## flow/design.v

```verilog
module shifter(in, shift, out);
  input [15:0] in;
  input [1:0] shift;
  output reg [15:0] out;
  always @(*) begin
    case(shift)
      2'b00: out = in;   
      2'b01: out = in << 1;   
      2'b10: out = in >> 1;   
      2'b11: out = {in[15], in[15:1]};   
      default: out = {16{1'bx}};    
    endcase
  end
endmodule
module ALU(ain, bin, alu_op, out, status);
  input [15:0] ain, bin;
  input [1:0] alu_op;
  output [15:0] out;
  output [2:0] status;
  ALU_result result(ain, bin, alu_op, out);  
  ALU_status result_status(ain, bin, out, status);  
endmodule
module ALU_result(ain, bin, alu_op, out);
  input [15:0] ain, bin;
  input [1:0] alu_op;
  output reg [15:0] out;
  always @(*) begin
    case(alu_op)
      2'b00: out = ain + bin;   
      2'b01: out = ain - bin;   
      2'b10: out = ain & bin;   
      2'b11: out = ~bin;        
      default: out = {16{1'bx}};   
    endcase
  end
endmodule
module ALU_status(ain, bin, alu_result, status);
  input [15:0] ain, bin, alu_result;
  output [2:0] status;
  assign status = {ain[15] & bin[15] & ~alu_result[15],   
                   alu_result[15],         
                   alu_result == 16'b0};   
endmodule
module Load_enabled_register(clk, load, in, out);
  parameter width = 16;  
  input clk, load;
  input [width-1:0] in;
  output [width-1:0] out; 
  reg [width-1:0] out;  
  wire[width-1:0] next_out = load ? in : out;
  always @(posedge clk) begin
    out <= next_out;   
  end
endmodule
module Decoder(in, out);
  parameter in_width = 3;
  parameter out_width = 8;
  input [in_width-1:0] in;
  output [out_width-1:0] out;
  wire [out_width-1:0] out = 1 << in; 
endmodule
module MUX_2in_binary(in1, in0, select, out);
  parameter width = 16;   
  input [width-1:0] in1, in0;
  input select;
  output reg [width-1:0] out;
  always @(*) begin
    case(select)
      1'b0: out = in0;
      1'b1: out = in1;
      default: out = {width{1'bx}};   
    endcase
  end
endmodule
module MUX_4in_binary(in3, in2, in1, in0, select, out);
  parameter width = 16;   
  input [width-1:0] in3, in2, in1, in0;
  input [1:0] select;
  output reg [width-1:0] out;
  always @(*) begin
    case(select)
      2'b00: out = in0;
      2'b01: out = in1;
      2'b10: out = in2;
      2'b11: out = in3;
      default: out = {width{1'bx}};   
    endcase
  end
endmodule
module MUX_8in(in7, in6, in5, in4, in3, in2, in1, in0, select, out);
  parameter width = 16;  
  input [width-1:0] in7, in6, in5, in4, in3, in2, in1, in0;
  input [7:0] select;
  output reg [width-1:0] out;
  always @(*) begin
    case(select)
      8'b00000001: out = in0;
      8'b00000010: out = in1;
      8'b00000100: out = in2;
      8'b00001000: out = in3;
      8'b00010000: out = in4;
      8'b00100000: out = in5;
      8'b01000000: out = in6;
      8'b10000000: out = in7;
      default: out = {width{1'bx}};  
    endcase
  end
endmodule
module Register_file(clk, data_in, write, writenum, readnum, data_out);
  input clk, write;   
  input [2:0] writenum, readnum;   
  input [15:0] data_in;  
  output [15:0] data_out;  
  wire [7:0] decoded_writenum;
  Decoder #(3, 8) decoder_write(writenum, decoded_writenum);
  wire [15:0] R0, R1, R2, R3, R4, R5, R6, R7; 
  Load_enabled_register #(16) R0_reg(clk, write & decoded_writenum[0], data_in, R0);
  Load_enabled_register #(16) R1_reg(clk, write & decoded_writenum[1], data_in, R1);
  Load_enabled_register #(16) R2_reg(clk, write & decoded_writenum[2], data_in, R2);
  Load_enabled_register #(16) R3_reg(clk, write & decoded_writenum[3], data_in, R3);
  Load_enabled_register #(16) R4_reg(clk, write & decoded_writenum[4], data_in, R4);
  Load_enabled_register #(16) R5_reg(clk, write & decoded_writenum[5], data_in, R5);
  Load_enabled_register #(16) R6_reg(clk, write & decoded_writenum[6], data_in, R6);
  Load_enabled_register #(16) R7_reg(clk, write & decoded_writenum[7], data_in, R7);
  wire [7:0] decoded_readnum;
  Decoder #(3, 8) decoder_read(readnum, decoded_readnum);
  MUX_8in #(16) output_multiplexer(R7, R6, R5, R4, R3, R2, R1, R0, decoded_readnum, data_out);
endmodule
module datapath(clk,  
                readnum, vsel, loada, loadb,   
                shift, asel, bsel, ALUop, loadc, loads, sximm5,  
                writenum, write, sximm8, mdata, PC,  
                status, datapath_out  
              );
   input clk, write, asel, bsel, loada, loadb, loadc, loads;
   input [2:0] readnum, writenum;
   input [1:0] ALUop, shift, vsel;
   input [15:0] mdata, sximm8, sximm5;
   input [7:0] PC;
   output [2:0] status;
   output [15:0] datapath_out;  
   wire [15:0] reg_data_in;   
   wire [15:0] reg_data_out;
   Register_file REGFILE(clk, reg_data_in, write, writenum, readnum, reg_data_out);
   wire [15:0] pipeline_reg_A_out, pipeline_reg_B_out;
   Load_enabled_register #(16) pipeline_reg_A(clk, loada, reg_data_out, pipeline_reg_A_out);
   Load_enabled_register #(16) pipeline_reg_B(clk, loadb, reg_data_out, pipeline_reg_B_out);
   wire [15:0] pipeline_reg_B_out_shifted;
   shifter shift_reg_B(pipeline_reg_B_out, shift, pipeline_reg_B_out_shifted);
   wire [15:0] source_operand_A_out, source_operand_B_out;
   MUX_2in_binary source_operand_A(16'b0, pipeline_reg_A_out, asel, source_operand_A_out);
   MUX_2in_binary source_operand_B(sximm5, pipeline_reg_B_out_shifted, bsel, source_operand_B_out);
   wire [15:0] alu_out;
   wire[2:0] alu_status;
   ALU alu_block(source_operand_A_out, source_operand_B_out, ALUop, alu_out, alu_status);
   Load_enabled_register #(3) status_register(clk, loads, alu_status, status);
   Load_enabled_register #(16) pipeline_reg_C(clk, loadc, alu_out, datapath_out);
   MUX_4in_binary writeback_mux(mdata, sximm8, {8'b0, PC}, datapath_out, vsel, reg_data_in);
endmodule
module vDFF(clk,D,Q);
  parameter n=1;
  input clk;
  input [n-1:0] D;
  output [n-1:0] Q;
  reg [n-1:0] Q;
  always @(posedge clk)
    Q <= D;
endmodule
module cpu(clk,reset,s,load,in,out,N,V,Z,w);
  input clk, reset, s, load;
  input [15:0] in;
  output [15:0] out;
  output N, V, Z, w;
  wire [15:0] inst_reg_out;
  Load_enabled_register #(16) instruction_register(clk, load, in, inst_reg_out);
  wire [2:0] nsel, opcode, readnum, writenum;
  wire [1:0] op, ALUop, shift;
  wire [15:0] sximm5, sximm8;
  Inst_dec instruction_decoder(inst_reg_out, nsel, opcode, op, ALUop, sximm5, sximm8, shift, readnum, writenum);
  wire [1:0] vsel;
  wire loada, loadb, asel, bsel, loadc, loads, write; 
  Controller datapath_controller(clk, s, reset, opcode, op, w, loada, loadb, loadc, loads, asel, bsel, vsel, nsel, write);
  datapath DP(.clk(clk),  
                .readnum(readnum), .vsel(vsel), .loada(loada), .loadb(loadb),   
                .shift(shift), .asel(asel), .bsel(bsel), .ALUop(ALUop), .loadc(loadc), .loads(loads), .sximm5(sximm5),  
                .writenum(writenum), .write(write), .sximm8(sximm8), .mdata(16'b0), .PC(8'b0),  
                .status({V, N, Z}), .datapath_out(out)  
              );
endmodule
module Inst_dec(inst_reg, nsel, opcode, op, ALUop, sximm5, sximm8, shift, readnum, writenum);
  input [15:0] inst_reg;
  input [2:0] nsel;
  output [2:0] opcode, readnum, writenum;
  output [1:0] op, ALUop, shift;
  output [15:0] sximm5, sximm8;
  assign opcode = inst_reg[15:13];
  assign op = inst_reg[12:11];
  assign ALUop = op;  
  assign sximm5 = { {11{inst_reg[4]}}, inst_reg[4:0] };   
  assign sximm8 = { {8{inst_reg[7]}}, inst_reg[7:0] };    
  assign shift = inst_reg[4:3];
  assign readnum = (nsel == 3'b001) ? inst_reg[10:8]   
                 : (nsel == 3'b010) ? inst_reg[7:5]    
                 : (nsel == 3'b100) ? inst_reg[2:0]    
                 : 3'bxxx;
  assign writenum = readnum;
endmodule
module Controller(clk, s, reset, opcode, op, w, loada, loadb, loadc, loads, asel, bsel, vsel, nsel, write);
  input clk, s, reset;
  input [2:0] opcode;
  input [1:0] op;
  output w, loada, loadb, loadc, loads, asel, bsel, write;
  output [2:0] nsel;
  output [1:0] vsel;
  wire [2:0] present_state, next_state;
  wire [2:0] next_state_reset = reset ? 3'b000 : next_state;
  reg [15:0] next;
  vDFF #(3) clk_state(clk, next_state_reset, present_state);
  always @(*) begin
    casex({s, opcode, op, present_state})
      {6'b0xxxxx, 3'b000}: next = {3'b000, 13'b1000000000000};   
      {6'b1xxxxx, 3'b000}: next = {3'b001, 13'b1000000000000};  
      {6'bx11010, 3'b001}: next = {3'b101, 13'b0};  
      {6'bx10101, 3'b001}, {6'bx101x0, 3'b001}: next = {3'b010, 13'b0};  
      {6'bx11000, 3'b001}, {6'bx10111, 3'b001}: next = {3'b011, 13'b0};  
      {6'bxxxxxx, 3'b010}: next = {3'b011, 13'b0100000000010};  
      {6'bxxxxxx, 3'b011}: next = {3'b100, 13'b0010000001000};  
      {6'bx11000, 3'b100}: next = {3'b101, 13'b0001010000000};  
      {6'bx10111, 3'b100}, {6'bx101x0, 3'b100}: next = {3'b101, 13'b0001000000000};  
      {6'bx10101, 3'b100}: next = {3'b000, 13'b0000100000000};  
      {6'bx11010, 3'b101}: next = {3'b000, 13'b0000000100011};  
      {6'bxxxxxx, 3'b101}: next = {3'b000, 13'b0000000000101};  
      default: next = {16{1'bx}};
   endcase
  end
  assign {next_state, w, loada, loadb, loadc, loads, asel, bsel, vsel, nsel, write} = next;
endmodule
```

## flow/run.sh

```bash
#!/bin/bash
# the make line also repeats each setting of config.mk as NAME=value (left out here)
make -C /OpenROAD-flow-scripts/flow DESIGN_CONFIG=/design/flow/config.mk WORK_HOME=/design/flow/orfs CLKGATE_MAP_FILE= finish
```

## flow/constraint.sdc

```tcl
create_clock -name core_clock -period 3.24 [get_ports {clk}]
set_input_delay 0.6480 -clock core_clock [delete_from_list [all_inputs] [get_ports {clk}]]
set_output_delay 0.6480 -clock core_clock [all_outputs]
set_load 0.01 [all_outputs]
```

## flow/config.mk

```make
export PLATFORM = sky130hd
export DESIGN_NAME = cpu
export DESIGN_NICKNAME = cpu
export VERILOG_FILES = /design/flow/design.v
export SDC_FILE = /design/flow/constraint.sdc
export NUM_CORES = 4
export LEC_CHECK = 0
export ABC_AREA = 1
export CAP_MARGIN = 20
export CORE_MARGIN = 2
export CORE_UTILIZATION = 72
export CTS_CLUSTER_DIAMETER = 104
export CTS_CLUSTER_SIZE = 15
export PLACE_DENSITY_LB_ADDON = 0.25
export SLEW_MARGIN = 20
```

==> flow_metrics.py, run 1 <==
# Synthesis and PnR figures
metrics = {
    "outcome": {
        "outcome": "complete, but fails checks",
        "checkFailReasons": "negative setup slack",
    },
    "setup_path": {
        "ff2ff_setup_slack_ns": -0.81,
        "cp_slowest_cell": "edfxtp_1",
        "rr_startpoint": "instruction_register.out[3]",
        "path_cells": "buf_4 -> nand3_2 -> nand2_2 -> nor2_4 -> ha_4 -> nand4_1 -> nor2_2 -> nand2_2 -> nor3_4 -> nand3_2 -> nand2_2 -> xor2_1 -> ha_1 -> a21oi_2 -> o21bai_1 -> a21oi_2 -> nand3_1 -> nand2_1 -> nand3_1 -> nand2_2 -> inv_2 -> nand3_1 -> nor2_1",
        "crit_path_start_kind": "register",
        "r2r-end": "DP.status_register.out[0]",
        "worstPathArrival_ns": 4.28,
        "critPathCapture": "DP.status_register.out[0]",
        "worst-path-stages": 23,
        "reg2reg_depth": 23,
        "crit_top_cell": "nand2_2",
        "worst-path-max-fanout": 4,
        "crit_type": "register to register",
        "startpoint": "instruction_register.out[3]",
        "critical_path.top_delay_family": "simple AND/OR/NAND/NOR gates",
        "cp.required_ns": 3.48,
        "critPathMaxStageDelay_ns": 0.45,
        "path_buffers": 2,
        "endpoint_kind": "register",
    },
    "clock_tree": {
        "cts_buffers": 17,
        "cts.sinks": 198,
        "htree_levels": 4,
        "hold_buffers": 0,
        "root_buffer": "clkbuf_16",
        "cts_tree": "built",
        "clock_latency_ns": 0.49,
        "ctsLongestPathBuffers": 2,
        "cts.clk_slew.worst_paths_ns": 0.08,
    },
    "power": {
        "power_density_mw_per_mm2": 558,
        "p_int_mw": 4.76,
        "swShare_pct": 34.0,
        "p_comb_mw": 1.91,
        "power_frac_seq_pct": 41.3,
        "clock_power_share_pct": 32.2,
        "p_sw_mw": 2.46,
        "p_comb_share_pct": 26.5,
        "p_leak_nw": 5.50,
        "irDropWorstVdd_mv": 0.703,
        "p_seq_mw": 2.98,
        "power-top-group": "sequential cells",
        "p_clk_mw": 2.33,
    },
    "final_timing": {
        "finalCritPeriodShare_pct": 125,
        "fin_ws_ns": -0.806,
        "hold_viol": 0,
        "fin_crit_ns": 4.05,
        "rsz0062_at_grt": "yes",
        "finalMaxSlewViolations": 0,
        "setup_viol": 39,
        "fmax_ghz": 0.247,
        "tightest_slew_ns": 1.14,
        "slew_headroom_pct": 23.0,
        "fin_skew_ns": 0.0294,
    },
    "worst_hold_path": {
        "hold_depth": 2,
        "hold_path.class": "register to register",
        "hp-start": "DP.REGFILE.R0_reg.out[11]",
        "min_to": "DP.pipeline_reg_B.out[11]",
    },
    "synthesis": {
        "top_area_share_pct": 58.1,
        "ys_warn_count": 9,
        "common_cells": "nand2_1 (197), edfxtp_1 (195), inv_1 (155)",
        "ys_top_cells_by_area": "edfxtp_1 (58%), nand2_1 (7.3%), inv_1 (5.8%)",
        "ys_types": 47,
        "synth_area_mm2": 0.0101,
        "syn-num-nets": 1073,
        "syn_avg_cell_area_um2": 9.72,
        "ys_area_mm2": 0.0101,
        "syn_inst": 1037,
        "ys_ff": 198,
        "ys_sh_aoi_pct": 6.69,
        "ys_sh_simple_pct": 23.7,
        "edf_count": 195,
        "synthFlopType": "edfxtp_1",
        "top_area_cell": "edfxtp_1",
        "ys_seq_share_pct": 58.7,
        "logic_family": "simple AND/OR/NAND/NOR gates",
        "most_common_cell": "nand2_1",
        "synthArstFlopShare_pct": 0,
        "ys_sh_mux_pct": 0,
        "ys_sh_adder_pct": 2.06,
        "xor_share_pct": 0.608,
        "ys_cells": 1037,
    },
    "job": {
        "openroad.warnings": 31,
        "maxCapViolations": 0,
    },
    "detailed_routing": {
        "drt_iter0_markers": 2693,
        "firstDrtPassIters": 16,
        "viasPerCell": 7.53,
        "wl_per_cell_um": 31.1,
        "vias": 10500,
        "route.detailed.drc": 0,
        "ant_nets": 0,
        "drt-total-wl_um": 43600,
    },
    "placed_design": {
        "hpwlAfterDp_um": 18600,
        "place_inst": 1337,
        "io_buffers": 39,
        "place.gp.congestion": 0.928,
    },
    "floorplanning": {
        "boundaryPins": 40,
        "core-area_mm2": 0.0138,
        "die_w_um": 122,
        "die_area_mm2": 0.0150,
        "row_count": 43,
        "fp_util_pct": 73.2,
        "die_h_um": 122,
    },
    "final_layout": {
        "fill_cells": 387,
        "area_growth_pct": 28.4,
        "final_cells": 1401,
        "nNetsFinal": 1242,
        "fin_util_pct": 94.0,
    },
    "grt": {
        "antenna_found_initial": 5,
        "grt_max_degree": 25,
        "grt_pass1_vias": 9219,
        "overflow": 0,
        "grtUsageTotal_pct": 48.0,
        "grt_pass1_wl_um": 51900,
    },
}
through the flow:
step / setup TNS (ns) / total power [mW] / hold slack, ns / worst slack, ns / instance area (µm²)
2_1_floorplan: -2.82 / 3.82 / 0.529 / -0.0821 / 10100
3_3_place_gp: -1.19 / 4.31 / 0.549 / -0.139 / 11600
3_5_place_dp: -10.75 / 4.37 / 0.568 / -0.256 / 11600
4_1_cts: -0.131 / 6.62 / 0.598 / -0.0699 / 12500
5_1_grt: -13.37 / 7.30 / 0.637 / -1.17 / 12900
6_report: -10.14 / 7.22 / 0.608 / -0.806 / 12900
per-layer routing:
metal / up-vias / track usage (%) / part of all wire, %
met2: 1465 / 76.8 / 42
met1: 4620 / 53.8 / 28
met5: - / 0.694 / 0.23
met3: 588 / 15.3 / 17
li1: 3865 / - / -
met4: 7 / 35.6 / 12
area by class of cell:
class	instances	area, µm²	area share [%]
sequential	198	5920	45.7
clock inverter	14	169	1.30
antenna	3	7.51	0.0580
tap	180	225	1.74
timing repair buffer	177	1620	12.5
inverter	179	689	5.33
clock buffer	17	425	3.29
multi-input combinational	633	3890	30.1
timing repair:
item,CTS,global route
gates resized,64,82
endpoints found under the hold margin,0,0
cloned,1,0
buffers inserted,10,22
pin swaps,43,46
endpoints found under the setup margin,14,135
==> inputs of run 2 (changes only) <==
ABC_AREA = 0   (was 1)
CORE_UTILIZATION = 68   (was 72)
CTS_CLUSTER_DIAMETER = unset   (was 104)
CTS_CLUSTER_SIZE = 22   (was 15)
GPL_TIMING_DRIVEN = 1   (was unset)
MIN_ROUTING_LAYER = met1   (was unset)
PLACE_DENSITY_LB_ADDON = 0.07   (was 0.25)
SETUP_SLACK_MARGIN = 1.08   (was unset)
clock period = 3.79 ns   (was 3.24 ns; I/O delays follow)
==> flow_metrics.py, run 2 <==
# Flow results
metrics = {
    "synthesis": {
        "xor_share_pct": 2.89,
        "most_common_cell": "edfxtp_1",
        "ys_types": 89,
        "common_cells": "edfxtp_1 (195), nand2_1 (105), nor2_1 (52)",
        "ys_area_mm2": 0.00998,
        "synth_area_mm2": 0.00998,
        "ys_cells": 794,
        "ys_sh_simple_pct": 13.4,
        "ys_sh_aoi_pct": 12.2,
        "ys_top_cells_by_area": "edfxtp_1 (59%), nand2_1 (3.9%), mux4_2 (3.6%)",
        "ys_sh_adder_pct": 2.18,
        "ys_warn_count": 9,
        "syn_inst": 794,
        "logic_family": "simple AND/OR/NAND/NOR gates",
        "ys_seq_share_pct": 59.2,
        "ys_sh_mux_pct": 7.47,
        "synthArstFlopShare_pct": 0,
        "edf_count": 195,
        "ys_ff": 198,
        "syn_avg_cell_area_um2": 12.6,
        "top_area_cell": "edfxtp_1",
        "top_area_share_pct": 58.6,
        "syn-num-nets": 830,
        "synthFlopType": "edfxtp_1",
    },
    "clock_tree": {
        "ctsLongestPathBuffers": 2,
        "cts_buffers": 17,
        "hold_buffers": 0,
        "htree_levels": 4,
        "cts.sinks": 198,
        "root_buffer": "clkbuf_16",
    },
    "floorplanning": {
        "die_area_mm2": 0.0157,
        "core-area_mm2": 0.0144,
        "die_w_um": 125,
        "die_h_um": 125,
        "boundaryPins": 40,
        "fp_util_pct": 69.2,
        "row_count": 44,
    },
    "outcome": {
        "tool.error": "[ERROR DPL-0038] Utilization greater than 100%, impossible to legalize",
        "outcome": "did not finish",
        "stop_stage": "5_1_grt",
    },
    "placed_design": {
        "place_inst": 1075,
        "io_buffers": 39,
        "placed_area_mm2": 0.0114,
        "hpwlAfterDp_um": 17000,
        "pre_cts_slack_ns": -0.241,
        "place.gp.congestion": 0.895,
    },
}
run 2: timing repair:
action,in CTS
endpoints found under the hold margin,0
cloned,15
pin swaps,66
endpoints found under the setup margin,184
setup buffers,49
resized,198
==> inputs of run 3 (changes only) <==
CORE_UTILIZATION = 71   (was 68)
CTS_CLUSTER_SIZE = 13   (was 22)
SETUP_SLACK_MARGIN = -0.17   (was 1.08)
SLEW_MARGIN = 40   (was 20)
clock period = 3.96 ns   (was 3.79 ns; I/O delays follow)
==> flow_metrics.py, run 3 <==
# Synthesis and PnR figures
metrics = {
    "final_layout": {
        "nNetsFinal": 930,
        "fin_util_pct": 85.2,
        "area_growth_pct": 18.0,
    },
    "final_timing": {
        "tightest_slew_ns": 0.866,
        "fmax_ghz": 0.246,
        "fin_crit_ns": 4.07,
        "setup_viol": 20,
        "whs_ns": 0.605,
        "fin_ws_ns": -0.107,
        "rsz0062_at_grt": "yes",
        "finalCritPeriodShare_pct": 103,
        "fin_skew_ns": 0.0157,
        "slew_headroom_pct": 41.7,
        "hold_viol": 0,
        "finalMaxSlewViolations": 0,
    },
    "clock_tree": {
        "ctsLongestPathBuffers": 2,
        "cts.sinks": 198,
        "hold_buffers": 0,
        "cts_buffers": 17,
        "root_buffer": "clkbuf_16",
        "cts_tree": "built",
        "cts.clk_slew.worst_paths_ns": 0.08,
        "clock_latency_ns": 0.44,
        "htree_levels": 4,
    },
    "floorplanning": {
        "boundaryPins": 40,
        "row_count": 43,
        "die_w_um": 123,
        "fp_util_pct": 72.2,
        "core-area_mm2": 0.0138,
        "die_area_mm2": 0.0150,
        "die_h_um": 123,
    },
    "power": {
        "power-top-group": "sequential cells",
        "irDropWorstVdd_mv": 0.505,
        "power_frac_seq_pct": 46.2,
        "clock_power_share_pct": 32.9,
        "p_leak_nw": 4.33,
        "p_comb_share_pct": 20.8,
        "swShare_pct": 28.5,
        "p_comb_mw": 1.08,
        "p_seq_mw": 2.41,
        "power_density_mw_per_mm2": 442,
        "p_sw_mw": 1.48,
        "p_clk_mw": 1.72,
        "p_int_mw": 3.72,
    },
    "synthesis": {
        "top_area_share_pct": 58.6,
        "xor_share_pct": 2.89,
        "most_common_cell": "edfxtp_1",
        "ys_sh_adder_pct": 2.18,
        "logic_family": "simple AND/OR/NAND/NOR gates",
        "syn_inst": 794,
        "ys_warn_count": 9,
        "ys_seq_share_pct": 59.2,
        "ys_top_cells_by_area": "edfxtp_1 (59%), nand2_1 (3.9%), mux4_2 (3.6%)",
        "ys_sh_aoi_pct": 12.2,
        "top_area_cell": "edfxtp_1",
        "synthFlopType": "edfxtp_1",
        "edf_count": 195,
        "ys_sh_mux_pct": 7.47,
        "synth_area_mm2": 0.00998,
        "syn-num-nets": 830,
        "syn_avg_cell_area_um2": 12.6,
        "ys_ff": 198,
        "ys_sh_simple_pct": 13.4,
        "common_cells": "edfxtp_1 (195), nand2_1 (105), nor2_1 (52)",
        "synthArstFlopShare_pct": 0,
        "ys_area_mm2": 0.00998,
        "ys_types": 89,
        "ys_cells": 794,
    },
    "setup_path": {
        "startpoint": "datapath_controller.clk_state.Q[0]",
        "rr_startpoint": "datapath_controller.clk_state.Q[0]",
        "critPathMaxStageDelay_ns": 0.40,
        "critPathCapture": "DP.status_register.out[0]",
        "cp.required_ns": 4.23,
        "worstPathArrival_ns": 4.33,
        "crit_path_start_kind": "register",
        "critical_path.top_delay_family": "simple AND/OR/NAND/NOR gates",
        "path_buffers": 2,
        "worst-path-max-fanout": 4,
        "cp_slowest_cell": "or3b_4",
        "ff2ff_setup_slack_ns": -0.11,
        "r2r-end": "DP.status_register.out[0]",
        "reg2reg_depth": 15,
        "endpoint_kind": "register",
        "path_cells": "or3b_4 -> or3_4 -> nand2_2 -> ha_1 -> inv_1 -> fa_1 -> a21o_1 -> maj3_2 -> a22oi_2 -> buf_4 -> o311a_1 -> nor2_1 -> a221o_1 -> nand4bb_1 -> nor4b_2",
        "crit_type": "register to register",
        "worst-path-stages": 15,
    },
    "detailed_routing": {
        "n_antenna_cell": 0,
        "wl_per_cell_um": 25.4,
        "ant_nets": 0,
        "vias": 7511,
        "viasPerCell": 6.91,
        "drt-total-wl_um": 27700,
        "route.detailed.drc": 0,
        "firstDrtPassIters": 5,
        "drt_iter0_markers": 1002,
    },
    "job": {
        "maxCapViolations": 0,
        "openroad.warnings": 30,
    },
    "placed_design": {
        "io_buffers": 39,
        "hpwlAfterDp_um": 17600,
        "place.gp.congestion": 0.915,
    },
    "grt": {
        "overflow": 0,
        "grt_max_degree": 41,
        "antenna_found_initial": 0,
        "grt_pass1_vias": 7340,
        "grtUsageTotal_pct": 38.5,
        "grt_pass1_wl_um": 42000,
    },
    "outcome": {
        "checkFailReasons": "negative setup slack",
        "outcome": "complete, but fails checks",
    },
    "worst_hold_path": {
        "min_to": "DP.pipeline_reg_A.out[11]",
        "hold_path.class": "register to register",
        "hold_depth": 1,
        "hp-start": "DP.REGFILE.R0_reg.out[11]",
    },
}
## run 3: what timing repair did
item,in CTS,in global routing
pin swaps,7,7
resized,6,12
buffers inserted,1,0
endpoints found under the setup margin,1,25
## run 3: area by class of cell
| cell class | count | area, µm² |
|---|---|---|
| Fill cell | 638 | 2040 |
| Inverter | 13 | 48.8 |
| Multi-Input combinational cell | 539 | 3910 |
| Tap cell | 180 | 225 |
| Timing Repair Buffer | 125 | 1110 |
| Sequential cell | 198 | 5920 |
| Clock buffer | 19 | 433 |
| Clock inverter | 13 | 140 |
## run 3: per-layer routing
layer,share of wire [%],routed length [µm],vias to the layer above,GRT usage [%]
met1,37,10200,3632,50.2
met4,5.2,1430,0,19.0
li1,-,-,3228,-
met3,8.9,2470,110,7.34
met5,0,0,-,0
met2,49,13600,541,62.5
## run 3: per-stage QoR
step	setup slack (ns)	instances	cell area [µm²]	power, mW	setup TNS [ns]
2_1_floorplan	-0.237	794	10000	3.09	-7.76
3_3_place_gp	-0.207	1056	11100	3.40	-0.207
6_report	-0.107	1087	11800	5.21	-0.638
5_1_grt	-0.248	1087	11800	5.33	-4.22
3_5_place_dp	-0.351	1056	11100	3.45	-0.351
4_1_cts	-0.115	1088	11700	5.15	-0.126
==> inputs of run 4 (changes only) <==
ABC_AREA = 1   (was 0)
CORE_UTILIZATION = 49   (was 71)
CTS_CLUSTER_DIAMETER = 332   (was unset)
CTS_CLUSTER_SIZE = 99   (was 13)
GPL_TIMING_DRIVEN = 0   (was 1)
PLACE_DENSITY = 0.41   (was unset)
PLACE_DENSITY_LB_ADDON = unset   (was 0.07)
SETUP_SLACK_MARGIN = unset   (was -0.17)
SLEW_MARGIN = 20   (was 40)
TNS_END_PERCENT = 10   (was unset)
clock period = 9.03 ns   (was 3.96 ns; I/O delays follow)
==> flow_metrics.py, run 4 <==
# Synthesis and PnR figures
metrics = {
    "power": {
        "swShare_pct": 30.3,
        "p_int_mw": 1.59,
        "p_leak_nw": 4.90,
        "power-top-group": "sequential cells",
        "irDropWorstVdd_mv": 0.138,
        "power_frac_seq_pct": 46.6,
        "p_sw_mw": 0.692,
        "clock_power_share_pct": 35.5,
        "p_comb_mw": 0.410,
        "p_clk_mw": 0.810,
        "p_comb_share_pct": 18.0,
        "p_seq_mw": 1.06,
        "power_density_mw_per_mm2": 196,
    },
    "floorplanning": {
        "die_w_um": 147,
        "boundaryPins": 40,
        "die_area_mm2": 0.0217,
        "die_h_um": 147,
        "fp_util_pct": 49.8,
        "core-area_mm2": 0.0202,
        "row_count": 52,
    },
    "clock_tree": {
        "cts.sinks": 198,
        "cts_resized": 0,
        "cts.clk_slew.worst_paths_ns": 0.08,
        "ctsLongestPathBuffers": 2,
        "post_cts_buffers": 0,
        "htree_levels": 4,
        "cts_buffers": 17,
        "root_buffer": "clkbuf_16",
        "hold_buffers": 0,
        "cts_tree": "built",
        "clock_latency_ns": 0.45,
    },
    "synthesis": {
        "ys_seq_share_pct": 58.7,
        "ys_types": 47,
        "ys_area_mm2": 0.0101,
        "ys_sh_aoi_pct": 6.69,
        "most_common_cell": "nand2_1",
        "ys_warn_count": 9,
        "edf_count": 195,
        "syn-num-nets": 1073,
        "ys_sh_simple_pct": 23.7,
        "syn_inst": 1037,
        "ys_sh_mux_pct": 0,
        "ys_top_cells_by_area": "edfxtp_1 (58%), nand2_1 (7.3%), inv_1 (5.8%)",
        "common_cells": "nand2_1 (197), edfxtp_1 (195), inv_1 (155)",
        "top_area_share_pct": 58.1,
        "ys_cells": 1037,
        "top_area_cell": "edfxtp_1",
        "xor_share_pct": 0.608,
        "syn_avg_cell_area_um2": 9.72,
        "synthFlopType": "edfxtp_1",
        "synth_area_mm2": 0.0101,
        "ys_sh_adder_pct": 2.06,
        "logic_family": "simple AND/OR/NAND/NOR gates",
        "ys_ff": 198,
        "synthArstFlopShare_pct": 0,
    },
    "worst_hold_path": {
        "hold_path.class": "register to register",
        "hp-start": "DP.REGFILE.R0_reg.out[12]",
        "min_to": "DP.pipeline_reg_A.out[12]",
        "hold_depth": 2,
    },
    "grt": {
        "grt_max_degree": 23,
        "grt_pass1_vias": 6692,
        "antenna_found_initial": 0,
        "grtUsageTotal_pct": 22.7,
        "grt_pass1_wl_um": 37300,
        "overflow": 0,
    },
    "setup_path": {
        "endpoint_kind": "register",
        "r2r-end": "DP.status_register.out[0]",
        "critPathCapture": "DP.REGFILE.R5_reg.out[8]",
        "critPathMaxStageDelay_ns": 0.65,
        "worstPathArrival_ns": 4.94,
        "crit_top_cell": "buf_4",
        "path_cells": "clkdlybuf4s50_1 -> o31ai_1 -> nor4_4 -> nand3_2 -> nand2_1 -> o211ai_2 -> o21ai_2 -> inv_2 -> buf_4 -> buf_2 -> nor4_2 -> buf_4 -> buf_4",
        "ff2ff_setup_slack_ns": 4.89,
        "cp.required_ns": 9.19,
        "crit_path_start_kind": "primary input",
        "crit_type": "primary input to register",
        "critical_path.top_delay_family": "buffers and inverters",
        "rr_startpoint": "instruction_register.out[4]",
        "reg2reg_depth": 22,
        "startpoint": "s",
        "worst-path-max-fanout": 10,
        "cp_slowest_cell": "nor4_2",
        "path_buffers": 6,
        "worst-path-stages": 13,
    },
    "final_timing": {
        "whs_ns": 0.579,
        "finalMaxSlewViolations": 0,
        "fmax_ghz": 0.209,
        "hold_viol": 0,
        "slew_headroom_pct": 34.2,
        "fin_tns_setup_ns": 0,
        "fin_skew_ns": 0.0188,
        "tightest_slew_ns": 0.977,
        "setup_viol": 0,
        "finalCritPeriodShare_pct": 52.9,
        "rsz0062_at_grt": "no",
        "fin_crit_ns": 4.78,
    },
    "detailed_routing": {
        "wl_per_cell_um": 17.3,
        "n_antenna_cell": 0,
        "viasPerCell": 5.11,
        "drt_iter0_markers": 362,
        "drt-total-wl_um": 24100,
        "ant_nets": 0,
        "vias": 7124,
        "firstDrtPassIters": 5,
        "route.detailed.drc": 0,
    },
    "placed_design": {
        "place_inst": 1361,
        "io_buffers": 39,
        "hpwlAfterDp_um": 18300,
        "placed_area_mm2": 0.0110,
        "place.gp.congestion": 0.849,
    },
    "final_layout": {
        "fill_cells": 1824,
        "final_cells": 1394,
        "fin_util_pct": 57.6,
        "nNetsFinal": 1147,
        "fin_area_mm2": 0.0117,
        "area_growth_pct": 15.6,
    },
    "job": {
        "maxCapViolations": 0,
        "openroad.warnings": 30,
    },
    "outcome": {
        "outcome": "complete, no violations",
    },
}
==> run 4: cell type report <==
type                            instances  area [µm²]  area share, %
Timing Repair Buffer                   55         538           4.62
Tap cell                              270         338           2.90
Multi-Input combinational cell        633        3390           29.1
Clock inverter                         15         218           1.87
Inverter                              179         679           5.83
Clock buffer                           17         425           3.65
Sequential cell                       198        5920           50.8
Buffer                                 27         154           1.32
==> run 4: metrics by stage <==
step | power [mW] | worst slack (ns)
global placement | 1.48 | 1.93
CTS | 2.30 | 4.29
finish | 2.28 | 4.25
global route | 2.37 | 4.12
floorplan | 1.36 | 3.95
detailed placement | 1.49 | 3.83
==> run 4: metal layers <==
layer,part of all wire [%],track usage [%],up-vias
li1,-,-,3664
met1,47,30.9,3333
met4,1.2,5.34,0
met2,50,38.9,110
met5,0,0,-
met3,2.5,3.33,17
==> inputs of run 5 (changes only) <==
ABC_AREA = 0   (was 1)
CORE_UTILIZATION = 67   (was 49)
CTS_CLUSTER_DIAMETER = unset   (was 332)
CTS_CLUSTER_SIZE = 15   (was 99)
GPL_TIMING_DRIVEN = 1   (was 0)
PLACE_DENSITY = unset   (was 0.41)
PLACE_DENSITY_LB_ADDON = 0.07   (was unset)
SETUP_SLACK_MARGIN = 0.53   (was unset)
TNS_END_PERCENT = unset   (was 10)
clock period = 3.18 ns   (was 9.03 ns; I/O delays follow)
==> flow_metrics.py, run 5 <==
# Flow results
metrics = {
    "placed_design": {
        "io_buffers": 39,
        "hpwlAfterDp_um": 18100,
        "place_inst": 1146,
        "place.gp.congestion": 0.876,
        "pre_cts_slack_ns": -0.963,
    },
    "floorplanning": {
        "die_h_um": 126,
        "row_count": 44,
        "die_area_mm2": 0.0159,
        "die_w_um": 126,
        "boundaryPins": 40,
        "fp_util_pct": 68.7,
        "core-area_mm2": 0.0145,
    },
    "synthesis": {
        "ys_ff": 198,
        "ys_sh_adder_pct": 2.18,
        "ys_warn_count": 9,
        "ys_cells": 794,
        "ys_seq_share_pct": 59.2,
        "ys_sh_aoi_pct": 12.2,
        "top_area_share_pct": 58.6,
        "ys_sh_mux_pct": 7.47,
        "syn-num-nets": 830,
        "ys_area_mm2": 0.00998,
        "ys_top_cells_by_area": "edfxtp_1 (59%), nand2_1 (3.9%), mux4_2 (3.6%)",
        "common_cells": "edfxtp_1 (195), nand2_1 (105), nor2_1 (52)",
        "synth_area_mm2": 0.00998,
        "ys_sh_simple_pct": 13.4,
        "syn_inst": 794,
        "xor_share_pct": 2.89,
        "synthArstFlopShare_pct": 0,
        "top_area_cell": "edfxtp_1",
        "syn_avg_cell_area_um2": 12.6,
        "synthFlopType": "edfxtp_1",
        "most_common_cell": "edfxtp_1",
        "edf_count": 195,
        "ys_types": 89,
        "logic_family": "simple AND/OR/NAND/NOR gates",
    },
    "outcome": {
        "outcome": "did not finish",
        "tool.error": "[ERROR DPL-0033] detailed placement checks failed during check placement.",
        "stop_stage": "4_1_cts",
    },
}
[run 5: per-stage QoR]
| stage | instance area, µm² | util (%) |
|---|---|---|
| after detailed placement | 11900 | 81.9 |
| after global placement | 11900 | 81.9 |
| after floorplan | 10100 | - |
==> inputs of run 6 (changes only) <==
ABC_AREA = 1   (was 0)
CAP_MARGIN = 0   (was 20)
CORE_UTILIZATION = 68   (was 67)
GPL_TIMING_DRIVEN = unset   (was 1)
MIN_ROUTING_LAYER = unset   (was met1)
PLACE_DENSITY_LB_ADDON = unset   (was 0.07)
SETUP_SLACK_MARGIN = 0.94   (was 0.53)
clock period = 3.24 ns   (was 3.18 ns; I/O delays follow)
==> flow_metrics.py, run 6 <==
# Flow results
metrics = {
    "synthesis": {
        "most_common_cell": "nand2_1",
        "edf_count": 195,
        "top_area_cell": "edfxtp_1",
        "ys_sh_adder_pct": 2.06,
        "ys_types": 47,
        "top_area_share_pct": 58.1,
        "ys_sh_mux_pct": 0,
        "syn-num-nets": 1073,
        "ys_sh_simple_pct": 23.7,
        "ys_top_cells_by_area": "edfxtp_1 (58%), nand2_1 (7.3%), inv_1 (5.8%)",
        "ys_seq_share_pct": 58.7,
        "common_cells": "nand2_1 (197), edfxtp_1 (195), inv_1 (155)",
        "syn_avg_cell_area_um2": 9.72,
        "synthFlopType": "edfxtp_1",
        "ys_area_mm2": 0.0101,
        "ys_sh_aoi_pct": 6.69,
        "ys_warn_count": 9,
        "ys_ff": 198,
        "ys_cells": 1037,
        "syn_inst": 1037,
        "logic_family": "simple AND/OR/NAND/NOR gates",
        "xor_share_pct": 0.608,
        "synth_area_mm2": 0.0101,
        "synthArstFlopShare_pct": 0,
    },
    "floorplanning": {
        "row_count": 44,
        "core-area_mm2": 0.0145,
        "die_h_um": 126,
        "die_w_um": 126,
        "fp_util_pct": 69.4,
        "boundaryPins": 40,
        "die_area_mm2": 0.0158,
    },
    "outcome": {
        "outcome": "did not finish",
        "tool.error": "[ERROR GRT-0116] Global routing finished with congestion. Check the congestion regions in the DRC Viewer.",
        "stop_stage": "5_1_grt",
    },
    "clock_tree": {
        "root_buffer": "clkbuf_16",
        "cts_buffers": 17,
        "htree_levels": 4,
        "cts.sinks": 198,
        "ctsLongestPathBuffers": 2,
    },
    "placed_design": {
        "place.gp.congestion": 0.950,
        "pre_cts_slack_ns": -0.125,
        "io_buffers": 39,
        "hpwlAfterDp_um": 18000,
        "place_inst": 1329,
        "placed_area_mm2": 0.0117,
    },
    "grt": {
        "overflow": 36,
        "grtUsageTotal_pct": 63.0,
    },
}
-- run 6: timing repair --
item / CTS
cloned: 10
setup buffers: 79
gates resized: 182
endpoints found under the setup margin: 211
pin swaps: 97
hold buffers: 0
-- run 6: routing by layer --
metal,global-route usage (%),GRT overflow
met5,13.3,0
met2,86.4,28
met4,52.0,8
met1,68.4,0
met3,37.9,0
-- run 6: metrics by stage --
stage                     TNS [ns]  power, mW  hold slack [ns]
after CTS                  -0.0439       6.94            0.570
after detailed placement     -4.54       4.37            0.554
after global placement     -0.0696       4.33            0.534
after floorplan                  0       3.90            0.529
==> inputs of run 7 (changes only) <==
ABC_AREA = 0   (was 1)
CAP_MARGIN = 20   (was 0)
CORE_UTILIZATION = 69   (was 68)
CTS_CLUSTER_DIAMETER = 379   (was unset)
CTS_CLUSTER_SIZE = 23   (was 15)
GPL_TIMING_DRIVEN = 1   (was unset)
MIN_ROUTING_LAYER = met1   (was unset)
PLACE_DENSITY_LB_ADDON = 0.07   (was unset)
SETUP_SLACK_MARGIN = -0.36   (was 0.94)
TNS_END_PERCENT = 25   (was unset)
clock period = 3.58 ns   (was 3.24 ns; I/O delays follow)
==> flow_metrics.py, run 7 <==
# Flow results
metrics = {
    "synthesis": {
        "ys_types": 89,
        "ys_sh_simple_pct": 13.4,
        "ys_sh_aoi_pct": 12.2,
        "ys_seq_share_pct": 59.2,
        "ys_ff": 198,
        "xor_share_pct": 2.89,
        "edf_count": 195,
        "ys_top_cells_by_area": "edfxtp_1 (59%), nand2_1 (3.9%), mux4_2 (3.6%)",
        "top_area_cell": "edfxtp_1",
        "ys_warn_count": 9,
        "common_cells": "edfxtp_1 (195), nand2_1 (105), nor2_1 (52)",
        "syn_avg_cell_area_um2": 12.6,
        "synthFlopType": "edfxtp_1",
        "synth_area_mm2": 0.00998,
        "ys_cells": 794,
        "synthArstFlopShare_pct": 0,
        "ys_area_mm2": 0.00998,
        "most_common_cell": "edfxtp_1",
        "ys_sh_adder_pct": 2.18,
        "ys_sh_mux_pct": 7.47,
        "top_area_share_pct": 58.6,
        "logic_family": "simple AND/OR/NAND/NOR gates",
        "syn_inst": 794,
        "syn-num-nets": 830,
    },
    "floorplanning": {
        "core-area_mm2": 0.0140,
        "fp_util_pct": 71.4,
        "row_count": 43,
        "die_w_um": 124,
        "boundaryPins": 40,
        "die_area_mm2": 0.0154,
        "die_h_um": 124,
    },
    "placed_design": {
        "place_inst": 1117,
        "place.gp.congestion": 0.901,
        "io_buffers": 39,
        "pre_cts_slack_ns": -0.695,
        "hpwlAfterDp_um": 17900,
    },
    "outcome": {
        "tool.error": "[ERROR DPL-0033] detailed placement checks failed during check placement.",
        "outcome": "did not finish",
        "stop_stage": "4_1_cts",
    },
}
## run 7: through the flow
stage	total power, mW	area, µm²	hold WS [ns]
2_1_floorplan	3.41	9990	0.543
3_3_place_gp	3.88	11600	0.581
3_5_place_dp	3.95	11600	0.609
==> inputs of run 8 (changes only) <==
ABC_AREA = 1   (was 0)
CORE_UTILIZATION = 72   (was 69)
CTS_CLUSTER_DIAMETER = 374   (was 379)
CTS_CLUSTER_SIZE = 93   (was 23)
GPL_TIMING_DRIVEN = unset   (was 1)
MIN_ROUTING_LAYER = unset   (was met1)
PLACE_DENSITY_LB_ADDON = unset   (was 0.07)
SETUP_SLACK_MARGIN = unset   (was -0.36)
TNS_END_PERCENT = unset   (was 25)
clock period = 5.24 ns   (was 3.58 ns; I/O delays follow)
==> flow_metrics.py, run 8 <==
# Synthesis and PnR figures
metrics = {
    "synthesis": {
        "edf_count": 195,
        "ys_area_mm2": 0.0101,
        "ys_sh_aoi_pct": 6.69,
        "top_area_cell": "edfxtp_1",
        "ys_seq_share_pct": 58.7,
        "most_common_cell": "nand2_1",
        "synthFlopType": "edfxtp_1",
        "top_area_share_pct": 58.1,
        "ys_sh_mux_pct": 0,
        "ys_sh_simple_pct": 23.7,
        "ys_types": 47,
        "synth_area_mm2": 0.0101,
        "common_cells": "nand2_1 (197), edfxtp_1 (195), inv_1 (155)",
        "ys_ff": 198,
        "syn_avg_cell_area_um2": 9.72,
        "syn-num-nets": 1073,
        "ys_cells": 1037,
        "ys_sh_adder_pct": 2.06,
        "syn_inst": 1037,
        "xor_share_pct": 0.608,
        "logic_family": "simple AND/OR/NAND/NOR gates",
        "ys_warn_count": 9,
        "ys_top_cells_by_area": "edfxtp_1 (58%), nand2_1 (7.3%), inv_1 (5.8%)",
        "synthArstFlopShare_pct": 0,
    },
    "setup_path": {
        "worst-path-max-fanout": 37,
        "path_cells": "inv_2 -> nor3_2 -> nand4_1 -> buf_4 -> inv_2 -> nor2_2 -> o21ai_4 -> nand3_2 -> nor2_1 -> buf_4",
        "critPathCapture": "DP.REGFILE.R1_reg.out[6]",
        "critical_path.top_delay_family": "simple AND/OR/NAND/NOR gates",
        "critPathMaxStageDelay_ns": 0.88,
        "reg2reg_depth": 10,
        "worstPathArrival_ns": 4.17,
        "cp_slowest_cell": "o21ai_4",
        "startpoint": "instruction_register.out[12]",
        "worst-path-stages": 10,
        "path_buffers": 4,
        "r2r-end": "DP.REGFILE.R1_reg.out[6]",
        "endpoint_kind": "register",
        "cp.required_ns": 5.37,
        "rr_startpoint": "instruction_register.out[12]",
        "crit_type": "register to register",
        "crit_path_start_kind": "register",
        "ff2ff_setup_slack_ns": 1.20,
    },
    "clock_tree": {
        "htree_levels": 4,
        "root_buffer": "clkbuf_16",
        "cts.sinks": 198,
        "post_cts_buffers": 0,
        "cts_tree": "built",
        "hold_buffers": 0,
        "cts.clk_slew.worst_paths_ns": 0.07,
        "ctsLongestPathBuffers": 2,
        "cts_buffers": 17,
        "cts_resized": 0,
        "clock_latency_ns": 0.45,
    },
    "grt": {
        "grt_max_degree": 38,
        "grt-busiest-layer": "met2",
        "grt_pass1_wl_um": 38400,
        "grt_pass1_vias": 7326,
        "overflow": 0,
        "antenna_found_initial": 0,
        "grtUsageTotal_pct": 35.1,
        "gr-usage-met2_pct": 58.2,
        "grt_util_met3_pct": 6.97,
        "gr-usage-met1_pct": 44.3,
    },
    "final_timing": {
        "finalMaxSlewViolations": 0,
        "hold_viol": 0,
        "fin_tns_setup_ns": 0,
        "fin_crit_ns": 4.04,
        "fin_skew_ns": 0.0161,
        "rsz0062_at_grt": "no",
        "fmax_ghz": 0.247,
        "setup_viol": 0,
        "tightest_slew_ns": 1.12,
        "finalCritPeriodShare_pct": 77.1,
        "slew_headroom_pct": 25.2,
    },
    "detailed_routing": {
        "vias": 7847,
        "n_antenna_cell": 0,
        "drt-total-wl_um": 25300,
        "firstDrtPassIters": 7,
        "ant_nets": 0,
        "drt_iter0_markers": 1061,
        "wl_per_cell_um": 19.8,
        "route.detailed.drc": 0,
        "viasPerCell": 6.13,
    },
    "final_layout": {
        "fin_area_mm2": 0.0113,
        "fin_util_pct": 82.2,
        "area_growth_pct": 12.3,
        "nNetsFinal": 1124,
    },
    "worst_hold_path": {
        "hold_path.class": "register to register",
        "min_to": "DP.pipeline_reg_B.out[2]",
        "hp-start": "DP.REGFILE.R0_reg.out[2]",
        "hold_depth": 2,
    },
    "power": {
        "p_comb_mw": 0.688,
        "clock_power_share_pct": 34.4,
        "swShare_pct": 29.8,
        "p_leak_nw": 4.80,
        "power_density_mw_per_mm2": 340,
        "power-top-group": "sequential cells",
        "p_clk_mw": 1.32,
        "p_seq_mw": 1.84,
        "p_sw_mw": 1.15,
        "power_frac_seq_pct": 47.7,
        "p_comb_share_pct": 17.9,
        "p_int_mw": 2.70,
        "irDropWorstVdd_mv": 0.505,
    },
    "floorplanning": {
        "core-area_mm2": 0.0138,
        "boundaryPins": 40,
        "row_count": 43,
        "fp_util_pct": 73.2,
        "die_h_um": 122,
        "die_area_mm2": 0.0150,
        "die_w_um": 122,
    },
    "placed_design": {
        "hpwlAfterDp_um": 17500,
        "placed_area_mm2": 0.0107,
        "io_buffers": 39,
        "place.gp.congestion": 0.950,
    },
    "job": {
        "maxCapViolations": 0,
        "openroad.warnings": 30,
    },
    "outcome": {
        "outcome": "complete, no violations",
    },
}
## run 8: routing by layer
layer	wire [µm]	vias up
met5	0	-
met4	1240	0
met3	1990	102
met2	12500	515
met1	9550	3614
li1	-	3616
## run 8: cell type report
type                    instances  area [µm²]
clock buffers                  17         425
clock inverters                14         184
fillers                       844        2450
inverters                     179         679
multi-input cells             633        3360
flip-flops and latches        198        5920
well taps                     180         225
repair buffers                 59         541
## run 8: through the flow
step	hold slack (ns)	setup slack, ns	std cells	power [mW]
2_1_floorplan	0.529	0.756	1037	2.35
3_3_place_gp	0.540	1.13	1249	2.51
3_5_place_dp	0.557	1.05	1249	2.53
4_1_cts	0.584	1.27	1280	3.83
5_1_grt	0.619	0.900	1280	3.97
6_report	0.592	1.20	1280	3.85
==> inputs of run 9 (changes only) <==
ABC_AREA = unset   (was 1)
CELL_PAD_IN_SITES_GLOBAL_PLACEMENT = 2   (was unset)
CORE_UTILIZATION = 33   (was 72)
CTS_CLUSTER_DIAMETER = unset   (was 374)
CTS_CLUSTER_SIZE = 83   (was 93)
MAX_ROUTING_LAYER = met4   (was unset)
PLACE_DENSITY_LB_ADDON = 0.26   (was unset)
SETUP_SLACK_MARGIN = -0.34   (was unset)
clock period = 10.0 ns   (was 5.24 ns; I/O delays follow)
==> flow_metrics.py, run 9 <==
# Synthesis and PnR figures
metrics = {
    "detailed_routing": {
        "route.detailed.drc": 0,
        "drt-total-wl_um": 24700,
        "firstDrtPassIters": 5,
        "vias": 6509,
        "wl_per_cell_um": 20.0,
        "drt_iter0_markers": 573,
        "n_antenna_cell": 0,
        "viasPerCell": 5.29,
        "ant_nets": 0,
    },
    "worst_hold_path": {
        "hold_depth": 2,
        "hold_path.class": "register to register",
        "hp-start": "DP.REGFILE.R4_reg.out[5]",
        "min_to": "DP.pipeline_reg_A.out[5]",
    },
    "power": {
        "swShare_pct": 28.6,
        "p_comb_mw": 0.356,
        "p_seq_mw": 0.951,
        "p_sw_mw": 0.568,
        "power_density_mw_per_mm2": 174,
        "clock_power_share_pct": 34.2,
        "p_clk_mw": 0.678,
        "p_leak_nw": 3.98,
        "p_int_mw": 1.42,
        "power-top-group": "sequential cells",
        "power_frac_seq_pct": 47.9,
        "irDropWorstVdd_mv": 0.105,
        "p_comb_share_pct": 17.9,
    },
    "outcome": {
        "outcome": "complete, no violations",
    },
    "synthesis": {
        "xor_share_pct": 2.89,
        "ys_warn_count": 9,
        "ys_sh_aoi_pct": 12.2,
        "syn-num-nets": 830,
        "syn_inst": 794,
        "ys_sh_mux_pct": 7.47,
        "common_cells": "edfxtp_1 (195), nand2_1 (105), nor2_1 (52)",
        "synthArstFlopShare_pct": 0,
        "ys_sh_adder_pct": 2.18,
        "logic_family": "simple AND/OR/NAND/NOR gates",
        "top_area_share_pct": 58.6,
        "syn_avg_cell_area_um2": 12.6,
        "edf_count": 195,
        "ys_area_mm2": 0.00998,
        "ys_seq_share_pct": 59.2,
        "ys_cells": 794,
        "synthFlopType": "edfxtp_1",
        "ys_top_cells_by_area": "edfxtp_1 (59%), nand2_1 (3.9%), mux4_2 (3.6%)",
        "most_common_cell": "edfxtp_1",
        "synth_area_mm2": 0.00998,
        "ys_types": 89,
        "ys_ff": 198,
        "ys_sh_simple_pct": 13.4,
        "top_area_cell": "edfxtp_1",
    },
    "final_timing": {
        "finalCritPeriodShare_pct": 53.4,
        "tightest_slew_ns": 0.952,
        "fin_crit_ns": 5.34,
        "slew_headroom_pct": 36.5,
        "rsz0062_at_grt": "no",
        "fin_skew_ns": 0.0195,
        "fmax_ghz": 0.187,
        "finalMaxSlewViolations": 0,
        "setup_viol": 0,
        "fin_tns_setup_ns": 0,
        "whs_ns": 0.685,
        "hold_viol": 0,
    },
    "grt": {
        "grt_max_degree": 46,
        "overflow": 0,
        "antenna_found_initial": 0,
        "grt_pass1_vias": 6517,
        "grt_pass1_wl_um": 38600,
        "grtUsageTotal_pct": 16.6,
    },
    "floorplanning": {
        "die_area_mm2": 0.0317,
        "die_w_um": 178,
        "die_h_um": 178,
        "row_count": 63,
        "core-area_mm2": 0.0297,
        "fp_util_pct": 33.6,
        "boundaryPins": 40,
    },
    "setup_path": {
        "ff2ff_setup_slack_ns": 4.83,
        "reg2reg_depth": 16,
        "crit_top_cell": "buf_4",
        "r2r-end": "DP.status_register.out[0]",
        "endpoint_kind": "register",
        "rr_startpoint": "instruction_register.out[11]",
        "critPathMaxStageDelay_ns": 0.62,
        "crit_type": "primary input to register",
        "critical_path.top_delay_family": "simple AND/OR/NAND/NOR gates",
        "path_cells": "clkdlybuf4s50_1 -> o221a_2 -> o2111ai_1 -> nor4_2 -> mux2i_1 -> o21a_1 -> buf_4 -> nand2_1 -> nor2_1 -> buf_4",
        "worst-path-max-fanout": 40,
        "path_buffers": 3,
        "critPathCapture": "DP.REGFILE.R0_reg.out[11]",
        "worst-path-stages": 10,
        "worstPathArrival_ns": 5.47,
        "startpoint": "s",
        "cp_slowest_cell": "nor4_2",
        "cp.required_ns": 10.13,
        "crit_path_start_kind": "primary input",
    },
    "clock_tree": {
        "cts_tree": "built",
        "cts_buffers": 17,
        "cts.sinks": 198,
        "ctsLongestPathBuffers": 2,
        "htree_levels": 4,
        "post_cts_buffers": 0,
        "hold_buffers": 0,
        "cts.clk_slew.worst_paths_ns": 0.07,
        "root_buffer": "clkbuf_16",
        "cts_resized": 0,
        "clock_latency_ns": 0.43,
    },
    "placed_design": {
        "place.gp.congestion": 0.854,
        "hpwlAfterDp_um": 17600,
        "io_buffers": 39,
    },
    "final_layout": {
        "nNetsFinal": 864,
        "fill_cells": 2785,
        "area_growth_pct": 14.4,
    },
    "job": {
        "maxCapViolations": 0,
        "openroad.warnings": 28,
    },
}
[run 9: area by class of cell]
cell class / count / area [µm²] / area share, %
Timing Repair Buffer: 59 / 541 / 4.73
Clock inverter: 15 / 180 / 1.58
Clock buffer: 17 / 425 / 3.73
Sequential cell: 198 / 5920 / 51.8
Multi-Input combinational cell: 539 / 3820 / 33.5
Tap cell: 390 / 488 / 4.27
Inverter: 13 / 48.8 / 0.427
[run 9: metal layers]
layer | wire, µm | GRT usage, %
met5 | 0 | -
met4 | 150 | 3.35
met3 | 959 | 2.91
met2 | 11500 | 25.6
met1 | 12100 | 23.1
[run 9: through the flow]
stage / total power [mW] / std cells / area (µm²) / worst slack (ns) / utilization, %
after floorplan: 1.22 / 794 / 9980 / 4.60 / -
final: 1.98 / 1231 / 11400 / 4.66 / 38.4
after CTS: 2.00 / 1231 / 11400 / 4.68 / 38.4
after global placement: 1.32 / 1199 / 10800 / 4.29 / 36.4
after global routing: 2.07 / 1231 / 11400 / 4.43 / 38.4
after detailed placement: 1.32 / 1199 / 10800 / 4.24 / 36.4
==> inputs of run 10 (changes only) <==
ABC_AREA = 1   (was unset)
CELL_PAD_IN_SITES_GLOBAL_PLACEMENT = unset   (was 2)
CORE_UTILIZATION = 68   (was 33)
CTS_CLUSTER_SIZE = 66   (was 83)
GPL_TIMING_DRIVEN = 1   (was unset)
MAX_ROUTING_LAYER = unset   (was met4)
MIN_ROUTING_LAYER = met1   (was unset)
PLACE_DENSITY_LB_ADDON = 0.07   (was 0.26)
SETUP_SLACK_MARGIN = unset   (was -0.34)
clock period = 9.11 ns   (was 10.0 ns; I/O delays follow)
==> flow_metrics.py, run 10 <==
# Synthesis and PnR figures
metrics = {
    "outcome": {
        "outcome": "complete, no violations",
    },
    "synthesis": {
        "xor_share_pct": 0.608,
        "synthArstFlopShare_pct": 0,
        "top_area_cell": "edfxtp_1",
        "common_cells": "nand2_1 (197), edfxtp_1 (195), inv_1 (155)",
        "edf_count": 195,
        "ys_sh_simple_pct": 23.7,
        "syn-num-nets": 1073,
        "ys_area_mm2": 0.0101,
        "synthFlopType": "edfxtp_1",
        "syn_inst": 1037,
        "ys_ff": 198,
        "synth_area_mm2": 0.0101,
        "ys_seq_share_pct": 58.7,
        "ys_sh_aoi_pct": 6.69,
        "ys_top_cells_by_area": "edfxtp_1 (58%), nand2_1 (7.3%), inv_1 (5.8%)",
        "ys_types": 47,
        "most_common_cell": "nand2_1",
        "top_area_share_pct": 58.1,
        "logic_family": "simple AND/OR/NAND/NOR gates",
        "ys_sh_adder_pct": 2.06,
        "ys_warn_count": 9,
        "syn_avg_cell_area_um2": 9.72,
        "ys_sh_mux_pct": 0,
        "ys_cells": 1037,
    },
    "power": {
        "p_sw_mw": 0.656,
        "p_leak_nw": 4.77,
        "p_clk_mw": 0.744,
        "p_comb_share_pct": 17.6,
        "p_seq_mw": 1.06,
        "power-top-group": "sequential cells",
        "power_density_mw_per_mm2": 193,
        "p_comb_mw": 0.383,
        "p_int_mw": 1.53,
        "swShare_pct": 30.0,
        "power_frac_seq_pct": 48.4,
        "finalPower_mw": 2.18,
        "clock_power_share_pct": 34.0,
        "irDropWorstVdd_mv": 0.220,
    },
    "job": {
        "openroad.warnings": 28,
        "maxCapViolations": 0,
    },
    "clock_tree": {
        "cts.sinks": 198,
        "cts_buffers": 17,
        "root_buffer": "clkbuf_16",
        "cts_resized": 0,
        "clock_latency_ns": 0.44,
        "htree_levels": 4,
        "post_cts_buffers": 0,
        "ctsLongestPathBuffers": 2,
        "hold_buffers": 0,
        "cts.clk_slew.worst_paths_ns": 0.07,
        "cts_tree": "built",
    },
    "placed_design": {
        "hpwlAfterDp_um": 17000,
        "io_buffers": 39,
        "place.gp.congestion": 0.909,
    },
    "final_timing": {
        "tightest_slew_ns": 0.908,
        "rsz0062_at_grt": "no",
        "finalMaxSlewViolations": 0,
        "hold_viol": 0,
        "fin_skew_ns": 0.0119,
        "fin_crit_ns": 4.88,
        "finalCritPeriodShare_pct": 53.6,
        "setup_viol": 0,
        "slew_headroom_pct": 39.1,
        "fin_tns_setup_ns": 0,
        "fmax_ghz": 0.205,
    },
    "setup_path": {
        "reg2reg_depth": 12,
        "critical_path.top_delay_family": "simple AND/OR/NAND/NOR gates",
        "path_cells": "clkdlybuf4s50_1 -> o31ai_1 -> nor4_4 -> nand3_2 -> o211ai_2 -> o21ai_2 -> buf_4 -> inv_2 -> nand3_2 -> nor2_2",
        "worst-path-max-fanout": 22,
        "critPathMaxStageDelay_ns": 0.69,
        "worstPathArrival_ns": 4.96,
        "cp.required_ns": 9.18,
        "crit_top_cell": "nand3_2",
        "crit_type": "primary input to register",
        "path_buffers": 3,
        "cp_slowest_cell": "nor2_2",
        "worst-path-stages": 10,
        "rr_startpoint": "instruction_register.out[12]",
        "critPathCapture": "DP.REGFILE.R3_reg.out[2]",
        "r2r-end": "DP.REGFILE.R3_reg.out[2]",
        "ff2ff_setup_slack_ns": 4.73,
        "startpoint": "s",
        "endpoint_kind": "register",
        "crit_path_start_kind": "primary input",
    },
    "grt": {
        "antenna_found_initial": 0,
        "grtUsageTotal_pct": 31.2,
        "grt_max_degree": 38,
        "overflow": 0,
        "grt_pass1_vias": 6917,
        "grt_pass1_wl_um": 37400,
    },
    "detailed_routing": {
        "ant_nets": 0,
        "n_antenna_cell": 0,
        "route.detailed.drc": 0,
        "drt_iter0_markers": 944,
        "drt-total-wl_um": 24300,
        "viasPerCell": 5.94,
        "vias": 7605,
        "firstDrtPassIters": 6,
        "wl_per_cell_um": 19.0,
    },
    "floorplanning": {
        "fp_util_pct": 69.4,
        "core-area_mm2": 0.0145,
        "row_count": 44,
        "boundaryPins": 40,
        "die_w_um": 126,
        "die_h_um": 126,
        "die_area_mm2": 0.0158,
    },
    "final_layout": {
        "nNetsFinal": 1119,
        "area_growth_pct": 12.1,
    },
    "worst_hold_path": {
        "hold_depth": 2,
        "min_to": "DP.pipeline_reg_B.out[8]",
        "hold_path.class": "register to register",
        "hp-start": "DP.REGFILE.R0_reg.out[8]",
    },
}
run 10: cell type report:
class	instances	area, µm²
fill	972	3240
clock inverter	15	178
inverter	179	679
sequential	198	5920
multi-input combinational	633	3360
clock buffer	17	425
timing repair buffer	54	507
tap	184	230
run 10: through the flow:
| step | cell area (µm²) | setup WS (ns) | hold WS, ns | instances | utilization, % |
|---|---|---|---|---|---|
| finish | 11300 | 4.23 | 0.566 | 1280 | 77.7 |
| global route | 11300 | 3.99 | 0.597 | 1280 | 77.7 |
| CTS | 11300 | 4.25 | 0.567 | 1279 | 77.7 |
| detailed placement | 10700 | 3.82 | 0.550 | 1247 | 73.5 |
| global placement | 10700 | 3.55 | 0.536 | 1247 | 73.5 |
| floorplan | 10100 | 4.02 | 0.529 | 1037 | - |
run 10: layer usage:
metal	vias up	wire, µm	global-route usage (%)
met5	-	0	0
met3	64	2050	6.50
met4	0	1120	14.7
li1	3601	-	-
met2	389	11400	49.4
met1	3551	9700	42.1
==> inputs of run 11 (changes only) <==
ABC_AREA = 0   (was 1)
CORE_UTILIZATION = 67   (was 68)
PLACE_DENSITY_LB_ADDON = unset   (was 0.07)
SETUP_SLACK_MARGIN = -0.19   (was unset)
clock period = 3.21 ns   (was 9.11 ns; I/O delays follow)
==> flow_metrics.py, run 11 <==
# Flow results
metrics = {
    "outcome": {
        "outcome": "did not finish",
        "stop_stage": "5_1_grt",
        "tool.error": "[ERROR DPL-0038] Utilization greater than 100%, impossible to legalize",
    },
    "synthesis": {
        "most_common_cell": "edfxtp_1",
        "syn-num-nets": 830,
        "ys_sh_adder_pct": 2.18,
        "top_area_share_pct": 58.6,
        "ys_seq_share_pct": 59.2,
        "synthArstFlopShare_pct": 0,
        "edf_count": 195,
        "xor_share_pct": 2.89,
        "synthFlopType": "edfxtp_1",
        "syn_avg_cell_area_um2": 12.6,
        "top_area_cell": "edfxtp_1",
        "ys_types": 89,
        "ys_top_cells_by_area": "edfxtp_1 (59%), nand2_1 (3.9%), mux4_2 (3.6%)",
        "ys_sh_simple_pct": 13.4,
        "ys_ff": 198,
        "ys_sh_aoi_pct": 12.2,
        "common_cells": "edfxtp_1 (195), nand2_1 (105), nor2_1 (52)",
        "ys_cells": 794,
        "ys_sh_mux_pct": 7.47,
        "syn_inst": 794,
        "ys_warn_count": 9,
        "logic_family": "simple AND/OR/NAND/NOR gates",
        "ys_area_mm2": 0.00998,
        "synth_area_mm2": 0.00998,
    },
    "placed_design": {
        "place.gp.congestion": 0.894,
        "place_inst": 1157,
        "hpwlAfterDp_um": 20100,
        "pre_cts_slack_ns": -0.854,
        "io_buffers": 39,
    },
    "floorplanning": {
        "die_h_um": 126,
        "die_area_mm2": 0.0159,
        "row_count": 44,
        "die_w_um": 126,
        "boundaryPins": 40,
        "core-area_mm2": 0.0145,
        "fp_util_pct": 68.7,
    },
    "clock_tree": {
        "htree_levels": 4,
        "root_buffer": "clkbuf_16",
        "cts.sinks": 198,
        "cts_buffers": 17,
        "ctsLongestPathBuffers": 2,
    },
}
[run 11: through the flow]
step | power, mW | TNS (ns) | utilization, % | instance area, µm² | hold WS, ns
4_1_cts | 7.23 | -40.44 | 96.5 | 14000 | 0.650
2_1_floorplan | 3.85 | -38.62 | - | 10200 | 0.543
3_3_place_gp | 4.40 | -39.54 | 82.8 | 12000 | 0.589
3_5_place_dp | 4.49 | -60.67 | 82.8 | 12000 | 0.636
[run 11: repair_timing]
item,4_1_cts
setup endpoints to repair,172
pin swaps,76
endpoints found under the hold margin,0
gates cloned,7
buffers inserted,71
resized,196
hold buffers,0
Power and IR drop assume default switching activity.
